==> v6: inputs <==
## processor
module processor(a,b,instruction,clk,rst,y);
    input [31:0] a,b;
    input [31:0] instruction;
    input clk, rst;
    wire [31:0] rs1, rs2;
    output [31:0] y;
    wire [31:0] rd;
    wire [4:0] rs1_address, rs2_address, rd_address;
    wire [6:0] opcode, p;
    wire [2:0] func;
    wire [3:0] cs;
    instruction_decoder id(instruction,opcode,clk,p,func,rs1_address,rs2_address,rd_address);
    register_bank rg(a,b,rs1_address,rs2_address,rd_address,rd,rs1,rs2,rst,clk);
    controller cn(p,func,cs);
    alu ar(rs1,rs2,cs,rd,y);
endmodule
Settings: LEC_CHECK=0, ABC_AREA=1, CAP_MARGIN=20, CELL_PAD_IN_SITES_GLOBAL_PLACEMENT=1, CORE_MARGIN=2, CORE_UTILIZATION=39, CTS_CLUSTER_DIAMETER=389, CTS_CLUSTER_SIZE=100, SETUP_SLACK_MARGIN=-0.59, SLEW_MARGIN=20, TNS_END_PERCENT=25; clock period 7.0 ns.
run.sh (not shown) runs the stock make flow with config.mk's settings and CLKGATE_MAP_FILE=.
==> v11: changes against v6 <==
==> flow/config.mk (replaced) <==
export PLATFORM = sky130hd
export DESIGN_NAME = processor
export DESIGN_NICKNAME = processor
export VERILOG_FILES = /design/flow/design.v
export SDC_FILE = /design/flow/constraint.sdc
export NUM_CORES = 4
export LEC_CHECK = 0
export CAP_MARGIN = 20
export CORE_MARGIN = 2
export CORE_UTILIZATION = 58
export SLEW_MARGIN = 20
==> flow/constraint.sdc (replaced) <==
create_clock -name core_clock -period 5.74 [get_ports {clk}]
set_input_delay 1.1480 -clock core_clock [delete_from_list [all_inputs] [get_ports {clk}]]
set_output_delay 1.1480 -clock core_clock [all_outputs]
set_load 0.01 [all_outputs]
==> v3: changes against v6 <==
==> flow/config.mk (replaced) <==
export PLATFORM = sky130hd
export DESIGN_NAME = processor
export DESIGN_NICKNAME = processor
export VERILOG_FILES = /design/flow/design.v
export SDC_FILE = /design/flow/constraint.sdc
export NUM_CORES = 4
export LEC_CHECK = 0
export ABC_AREA = 1
export CAP_MARGIN = 5
export CORE_ASPECT_RATIO = 0.97
export CORE_MARGIN = 9
export CORE_UTILIZATION = 52
export CTS_CLUSTER_DIAMETER = 361
export CTS_CLUSTER_SIZE = 72
export GPL_ROUTABILITY_DRIVEN = 0
export GPL_TIMING_DRIVEN = 0
export HOLD_SLACK_MARGIN = 0.13
export MAX_ROUTING_LAYER = met4
export MIN_ROUTING_LAYER = met2
export PLACE_DENSITY_LB_ADDON = 0.27
export SLEW_MARGIN = 35
export TNS_END_PERCENT = 25
==> flow/constraint.sdc (replaced) <==
create_clock -name core_clock -period 8.62 [get_ports {clk}]
set_input_delay 1.7240 -clock core_clock [delete_from_list [all_inputs] [get_ports {clk}]]
set_output_delay 1.7240 -clock core_clock [all_outputs]
set_load 0.01 [all_outputs]
==> v24: changes against v6 <==
==> flow/config.mk (replaced) <==
export PLATFORM = sky130hd
export DESIGN_NAME = processor
export DESIGN_NICKNAME = processor
export VERILOG_FILES = /design/flow/design.v
export SDC_FILE = /design/flow/constraint.sdc
export NUM_CORES = 4
export LEC_CHECK = 0
export CAP_MARGIN = 20
export CORE_MARGIN = 2
export CORE_UTILIZATION = 58
export SETUP_SLACK_MARGIN = 1.03
export SLEW_MARGIN = 20
==> flow/constraint.sdc (replaced) <==
create_clock -name core_clock -period 3.52 [get_ports {clk}]
set_input_delay 0.7040 -clock core_clock [delete_from_list [all_inputs] [get_ports {clk}]]
set_output_delay 0.7040 -clock core_clock [all_outputs]
set_load 0.01 [all_outputs]
==> notes <==
- In v6 the wire length is larger than in v11, by 35%.
- Clock-buffer cell count is the same in v6 and v11.
- Of v11 and v6, v11 has the higher critical path depth (gap 4).
- Between v6 and v11, the lower combinational power is in v6 (gap about 16%, measured against v11).
- In v6 the worst hold slack is higher than in v11, by 0.21 ns.
- Clock power: v6 is lower than v11 (27%).
- Utilization: v11 is higher than v6 (24 points).
- Design area: v6 is larger than v11 (about 9%).
- v6 went through all stages and came out clean. v24 stopped in global routing (5_1_grt) on GRT-0116. v11 completed without violations. v3 failed in global routing (5_1_grt) (GRT-0116).
- Via count: v6 is larger than v11 (23%).

---

==> inputs of job 8063 <==
processor again, from the RTL that the note above started with.
Design processor, start of the top module:
module processor(a,b,instruction,clk,rst,y);
    input [31:0] a,b;
    input [31:0] instruction;
    input clk, rst;
    wire [31:0] rs1, rs2;
    output [31:0] y;
    wire [31:0] rd;
    wire [4:0] rs1_address, rs2_address, rd_address;
    wire [6:0] opcode, p;
    wire [2:0] func;
    wire [3:0] cs;
    instruction_decoder id(instruction,opcode,clk,p,func,rs1_address,rs2_address,rd_address);
    register_bank rg(a,b,rs1_address,rs2_address,rd_address,rd,rs1,rs2,rst,clk);
    controller cn(p,func,cs);
    alu ar(rs1,rs2,cs,rd,y);
endmodule
make LEC_CHECK=0 CAP_MARGIN=20 CELL_PAD_IN_SITES_DETAIL_PLACEMENT=1 CORE_ASPECT_RATIO=0.67 CORE_MARGIN=7 CORE_UTILIZATION=40 GPL_ROUTABILITY_DRIVEN=1 GPL_TIMING_DRIVEN=0 HOLD_SLACK_MARGIN=-0.01 SLEW_MARGIN=15 TNS_END_PERCENT=60 finish   # period 11.1 ns
==> job 3089 (differences from job 8063) <==
- ABC_AREA: not set -> 1
- CELL_PAD_IN_SITES_DETAIL_PLACEMENT: 1 -> not set
- CORE_ASPECT_RATIO: 0.67 -> not set
- CORE_MARGIN: 7 -> 2
- CORE_UTILIZATION: 40 -> 51
- CTS_CLUSTER_DIAMETER: not set -> 202
- CTS_CLUSTER_SIZE: not set -> 95
- GPL_ROUTABILITY_DRIVEN: 1 -> not set
- GPL_TIMING_DRIVEN: 0 -> not set
- HOLD_SLACK_MARGIN: -0.01 -> not set
- SLEW_MARGIN: 15 -> 20
- TNS_END_PERCENT: 60 -> not set
==> flow/constraint.sdc (replaced) <==
create_clock -name core_clock -period 3.3 [get_ports {clk}]
set_input_delay 0.6600 -clock core_clock [delete_from_list [all_inputs] [get_ports {clk}]]
set_output_delay 0.6600 -clock core_clock [all_outputs]
set_load 0.01 [all_outputs]
==> summary of the runs <==
Against job 3089, the worst hold slack of job 8063 is better by 1500 ps.
Against job 3089, the routed wire length of job 8063 is lower by about 11%.
Between job 8063 and job 3089, the lower non-clock buffer count is in job 8063 (gap 290).
Of job 8063 and job 3089, job 3089 has the higher synthesized cell count (gap 36%, measured against job 3089).
Job 3089 finished but failed the layout checks on negative setup slack. Job 8063 produced a clean layout.
Count of clock-buffer cells in the layout is the same in job 8063 and job 3089.
In job 8063 the combinational power is smaller than in job 3089, by 80%.
Flip-flop count is the same in job 8063 and job 3089.
==> figures <==
item                                                                              job 8063                  job 3089
Post-synthesis share of cell area spent on and-or and or-and gates                  28.28%                    10.64%
Net switching share of the total power                                              47.32%                    47.78%
Pin count of the biggest net entering global routing                                    45                        48
Cell with the biggest individual delay on the critical path         sky130_fd_sc_hd__buf_1  sky130_fd_sc_hd__o21ai_0
Share of the core filled by cells before placement                                  40.87%                    51.52%
Max-slew headroom at the worst pin                                                  28.25%                    26.49%
Die ar.                                                                        0.03243 mm2               0.02562 mm2
Run status                                                        timing/DRC/antenna clean           failed layout checks
Violated checks                                                                          -      negative setup slack
Worst endpoint data arrival time                                                   6470 ps                   3420 ps
Utilization of the core after routing                                               48.12%                    77.22%
Unique masters post-synth                                                               88                        49
Global routing usage on met1                                                        50.31%                    59.11%
Flop+latch power                                                                    347 uW                   1060 uW
DR top layer                                                                          met4                      met5
WL final                                                                          60170 um                  67770 um

---

==> inputs of v4 <==
==> flow/design.v <==
`timescale 1ns/1ps
module processor(a,b,instruction,clk,rst,y);
    input [31:0] a,b;
    input [31:0] instruction;
    input clk, rst;
    wire [31:0] rs1, rs2;
    output [31:0] y;
    wire [31:0] rd;
    wire [4:0] rs1_address, rs2_address, rd_address;
    wire [6:0] opcode, p;
    wire [2:0] func;
    wire [3:0] cs;
    instruction_decoder id(instruction,opcode,clk,p,func,rs1_address,rs2_address,rd_address);
    register_bank rg(a,b,rs1_address,rs2_address,rd_address,rd,rs1,rs2,rst,clk);
    controller cn(p,func,cs);
    alu ar(rs1,rs2,cs,rd,y);
endmodule
`timescale 1ns/1ps
module instruction_decoder(instruction,opcode,clk,p,func,rs1_address,rs2_address,rd_address);
    input [31:0] instruction;
    input clk;
    output reg [6:0] opcode, p;
    output reg [2:0] func;
    output reg [4:0] rs1_address, rs2_address, rd_address;
    always@(instruction) begin
        opcode = instruction[6:0];
        p = instruction[31:25];
        func = instruction[14:12];
        rs1_address = instruction[19:15];
        rs2_address = instruction[24:20];
        rd_address = instruction[11:7];
    end
endmodule
`timescale 1ns/1ps
module register_bank (a,b,rs1_address,rs2_address,rd_address,rd,rs1,rs2,rst,clk);
    input [31:0] a,b,rd;
    input [4:0] rs1_address,rs2_address,rd_address;
    input rst,clk;
    output reg [31:0] rs1,rs2;
    always@(posedge clk) begin
        if(rst==0) begin
            rs1 <= (rs1_address==rs2_address) ? b : a;
            rs2 <= b;
        end
    end
endmodule
`timescale 1ns/1ps
module controller(p,func,cs);
    input [2:0] func;
    input [6:0] p;
    output reg [3:0] cs;
    always@(func,p) begin
        cs = {p[5],func};
    end
endmodule
`timescale 1ns/1ps
module alu(rs1,rs2,cs,rd,y);
    input [3:0] cs;
    output reg [31:0] y;
    input [31:0] rs1, rs2;
    output reg [31:0] rd;
    wire signed [31:0] sA = rs1;
    wire signed [31:0] sB = rs2;
    parameter
      ADD = 4'b0000,
      SUB = 4'b1000,
      SLL = 4'b0001,
      SLT = 4'b0010,
      SLTU = 4'b0011,
      XOR = 4'b0100,
      SRL = 4'b0101,
      SRA = 4'b1101,
      OR = 4'b0110,
      AND = 4'b0111;
    always@(cs,rs1,rs2) begin
    case(cs)
        ADD: begin
            rd = rs1+rs2;
            y=rd;
        end
        SUB: begin
            rd = rs1-rs2;
            y=rd;
        end
        SLL:begin
            rd = rs1 << rs2[4:0];
            y=rd;
        end
        SLT: begin
            rd = {31'd0,(sA < sB)};
            y=rd;
        end
        SLTU: begin
            rd = {31'd0,(rs1 < rs2)};
            y=rd;
        end
        XOR: begin
            rd = rs1 ^ rs2;
            y=rd;
        end
        SRL: begin
            rd = rs1 >> rs2[4:0];
            y=rd;
        end
        SRA: begin
            rd = sA >>> rs2[4:0];
            y=rd;
        end
        OR: begin
            rd = rs1 | rs2;
            y=rd;
        end
        AND: begin
            rd = rs1 & rs2;
            y=rd;
        end
        default: begin
            rd = 0; y=rd;
        end
    endcase
    end
endmodule
==> flow/run.sh <==
#!/bin/bash
# the make line also repeats each setting of config.mk as NAME=value (left out here)
make -C /OpenROAD-flow-scripts/flow DESIGN_CONFIG=/design/flow/config.mk WORK_HOME=/design/flow/orfs CLKGATE_MAP_FILE= finish
==> flow/config.mk <==
export PLATFORM = sky130hd
export DESIGN_NAME = processor
export DESIGN_NICKNAME = processor
export VERILOG_FILES = /design/flow/design.v
export SDC_FILE = /design/flow/constraint.sdc
export NUM_CORES = 4
export LEC_CHECK = 0
export CAP_MARGIN = 20
export CELL_PAD_IN_SITES_DETAIL_PLACEMENT = 1
export CORE_ASPECT_RATIO = 0.67
export CORE_MARGIN = 3
export CORE_UTILIZATION = 40
export GPL_ROUTABILITY_DRIVEN = 0
export PLACE_DENSITY_LB_ADDON = 0.09
export SLEW_MARGIN = 10
export TNS_END_PERCENT = 60
==> flow/constraint.sdc <==
create_clock -name core_clock -period 11.1 [get_ports {clk}]
set_input_delay 2.2200 -clock core_clock [delete_from_list [all_inputs] [get_ports {clk}]]
set_output_delay 2.2200 -clock core_clock [all_outputs]
set_load 0.01 [all_outputs]
==> v20 (differences from v4) <==
- ABC_AREA: unset -> 1
- CELL_PAD_IN_SITES_DETAIL_PLACEMENT: 1 -> unset
- CELL_PAD_IN_SITES_GLOBAL_PLACEMENT: unset -> 1
- CORE_ASPECT_RATIO: 0.67 -> unset
- CORE_MARGIN: 3 -> 2
- CORE_UTILIZATION: 40 -> 39
- CTS_CLUSTER_DIAMETER: unset -> 355
- CTS_CLUSTER_SIZE: unset -> 100
- GPL_ROUTABILITY_DRIVEN: 0 -> unset
- PLACE_DENSITY_LB_ADDON: 0.09 -> unset
- SETUP_SLACK_MARGIN: unset -> -0.59
- SLEW_MARGIN: 10 -> 0
- TNS_END_PERCENT: 60 -> 25
==> flow/constraint.sdc (replaced) <==
create_clock -name core_clock -period 7.0 [get_ports {clk}]
set_input_delay 1.4000 -clock core_clock [delete_from_list [all_inputs] [get_ports {clk}]]
set_output_delay 1.4000 -clock core_clock [all_outputs]
set_load 0.01 [all_outputs]
==> v22 (differences from v4) <==
- ABC_AREA: unset -> 1
- CELL_PAD_IN_SITES_DETAIL_PLACEMENT: 1 -> unset
- CORE_ASPECT_RATIO: 0.67 -> unset
- CORE_MARGIN: 3 -> 2
- CORE_UTILIZATION: 40 -> 72
- CTS_CLUSTER_DIAMETER: unset -> 223
- GPL_ROUTABILITY_DRIVEN: 0 -> unset
- MAX_ROUTING_LAYER: unset -> met4
- PLACE_DENSITY_LB_ADDON: 0.09 -> unset
- SLEW_MARGIN: 10 -> 20
- TNS_END_PERCENT: 60 -> unset
==> flow/constraint.sdc (replaced) <==
create_clock -name core_clock -period 4.55 [get_ports {clk}]
set_input_delay 0.9100 -clock core_clock [delete_from_list [all_inputs] [get_ports {clk}]]
set_output_delay 0.9100 -clock core_clock [all_outputs]
set_load 0.01 [all_outputs]
==> results <==
Outcome: v22 complete, but fails checks; v20 timing/DRC/antenna clean; v4 timing/DRC/antenna clean
Violated checks: v22 setup timing; v20 -; v4 -
Violation count after the first detailed-route iteration: v22 3,976; v20 1,738; v4 1,425
Global-route wire length before repair: v22 80,600 um; v20 87,200 um; v4 71,100 um
Reported net switching power: v22 1.73 mW; v20 1.13 mW; v4 629 uW
CP Depth: v22 10; v20 8; v4 12
Type of the setup path with the least slack: v22 reg -> out; v20 in -> out; v4 in -> out
Crit path max fanout: v22 52; v20 12; v4 33
Met2 GRT Util: v22 82.2%; v20 58.1%; v4 43.3%
Tcrit/Tclk final: v22 100%; v20 83.3%; v4 77.0%
Post-Synth XOR/XNOR Area: v22 0.564%; v20 0.564%; v4 1.27%
Number of detailed-routing iterations run before antenna repair: v22 17; v20 6; v4 6
Number of inserted diodes: v22 4; v20 0; v4 2
Flip-flop and latch share of the layout cell area: v22 13.7%; v20 13.8%; v4 15.3%
Unique masters post-synth: v22 49; v20 49; v4 88
Sum Neg Setup Slack: v22 -0.00581 ns; v20 0 ns; v4 0 ns
Adder-cell area share of the yosys netlist: v22 10.2%; v20 10.2%; v4 11.5%
Number of vias per cell: v22 6.68; v20 5.70; v4 6.65
Count of nets after finishing: v22 2,451; v20 2,436; v4 1,632
Cell with the largest stage delay on the worst path: v22 sky130_fd_sc_hd__edfxtp_1; v20 sky130_fd_sc_hd__nor3_1; v4 sky130_fd_sc_hd__and2_1
Transition at the pin with the smallest max-transition slack: v22 0.849 ns; v20 0.873 ns; v4 1.09 ns
End point of the most critical hold path: v22 rg.rs2[3]; v20 rg.rs2[31]; v4 rg.rs2[15]
Syn avg cell area: v22 5.68 sq um; v20 5.68 sq um; v4 7.90 sq um
Synthesized net count: v22 2,385; v20 2,385; v4 1,590
Cell taking the most area after synthesis: v22 sky130_fd_sc_hd__nand2_1; v20 sky130_fd_sc_hd__nand2_1; v4 sky130_fd_sc_hd__edfxtp_1
Largest voltage drop on the vdd net: v22 0.000281 V; v20 0.000160 V; v4 0.0000741 V

---

==> inputs of job 2216 <==
RTL: the design.v shown in full above, as it stands there.
make LEC_CHECK=0 CAP_MARGIN=20 CORE_MARGIN=2 CORE_UTILIZATION=40 SLEW_MARGIN=20 finish   # period 6.27 ns
==> inputs of job 9894, as changes to job 2216 <==
--- a/flow/config.mk
+++ b/flow/config.mk
@@ -7,5 +7,11 @@
 export LEC_CHECK = 0
 export CAP_MARGIN = 20
-export CORE_MARGIN = 2
+export CELL_PAD_IN_SITES_DETAIL_PLACEMENT = 1
+export CORE_ASPECT_RATIO = 0.67
+export CORE_MARGIN = 7
 export CORE_UTILIZATION = 40
-export SLEW_MARGIN = 20
+export GPL_ROUTABILITY_DRIVEN = 1
+export HOLD_SLACK_MARGIN = -0.01
+export PLACE_DENSITY_LB_ADDON = 0.09
+export SLEW_MARGIN = 10
+export TNS_END_PERCENT = 60
==> flow/constraint.sdc (replaced) <==
create_clock -name core_clock -period 11.1 [get_ports {clk}]
set_input_delay 2.2200 -clock core_clock [delete_from_list [all_inputs] [get_ports {clk}]]
set_output_delay 2.2200 -clock core_clock [all_outputs]
set_load 0.01 [all_outputs]
==> inputs of job 9560, as changes to job 2216 <==
--- a/flow/config.mk
+++ b/flow/config.mk
@@ -6,6 +6,13 @@
 export NUM_CORES = 4
 export LEC_CHECK = 0
+export ABC_AREA = 0
 export CAP_MARGIN = 20
+export CORE_ASPECT_RATIO = 0.66
 export CORE_MARGIN = 2
-export CORE_UTILIZATION = 40
-export SLEW_MARGIN = 20
+export CORE_UTILIZATION = 58
+export CTS_CLUSTER_DIAMETER = 42
+export GPL_ROUTABILITY_DRIVEN = 1
+export GPL_TIMING_DRIVEN = 1
+export MAX_ROUTING_LAYER = met4
+export SETUP_SLACK_MARGIN = 0.74
+export SLEW_MARGIN = 35
==> flow/constraint.sdc (replaced) <==
create_clock -name core_clock -period 4.39 [get_ports {clk}]
set_input_delay 0.8780 -clock core_clock [delete_from_list [all_inputs] [get_ports {clk}]]
set_output_delay 0.8780 -clock core_clock [all_outputs]
set_load 0.01 [all_outputs]
==> summary of the runs <==
- Between job 2216 and job 9894, the lower non-clock buffer count is in job 9894 (gap 30).
- Job 9560 ended with an error in global routing (5_1_grt). Job 9894 completed with no timing, DRC or antenna violations. Job 2216 went through all stages and came out clean.
- Between job 9894 and job 2216, the lower core utilization is in job 9894 (gap 0.64 points).
- Of job 2216 and job 9894, job 2216 has the higher final cell count (gap 0.78%, measured against job 9894).
- In count of clock-buffer cells in the layout, job 2216 and job 9894 do not differ.
- In job 2216 the worst setup slack is lower than in job 9894, by 2200 ps.
- Of job 9894 and job 2216, job 2216 has the higher first-iteration DRC count (gap about 5%, measured against job 2216).
- Between job 2216 and job 9894, the lower critical path depth is in job 9894 (gap 1).
==> figures <==
quantity                                                         job 9560                 job 2216                 job 9894
Part of the power in registers                                          -                    23.2%                    23.5%
Final design instance area without fill                                 -              12,800 um^2              12,600 um^2
MI comb area                                                            -                8290 um^2                8290 um^2
Number of setup violations in the final report                          -                        0                        0
Routed metal-1 wirelength                                               -                19,900 um                22,200 um
Number of max-cap violations                                            -                        0                        0
Top power group                                                         -      combinational cells      combinational cells
Final Worst Setup Slack                                                 -                   256 ps                  2460 ps
Area taken by flip-flops and latches                                    -                1920 um^2                1920 um^2
Final count of hold timing violations                                   -                        0                        0
Setup bufs post-CTS                                                    60                        0                        0
Power in combinational cells                                            -                  1.37 mW                 0.784 mW
Result of the run                               aborted with a tool error  complete, no violations  complete, no violations
Failing step                                     global routing (5_1_grt)                        -                        -
Filler Cell Count                                                       -                    2,706                    3,237
Worst hold-check slack                                                  -                  1490 ps                  2450 ps
Power is estimated from default activity; no workload was simulated.
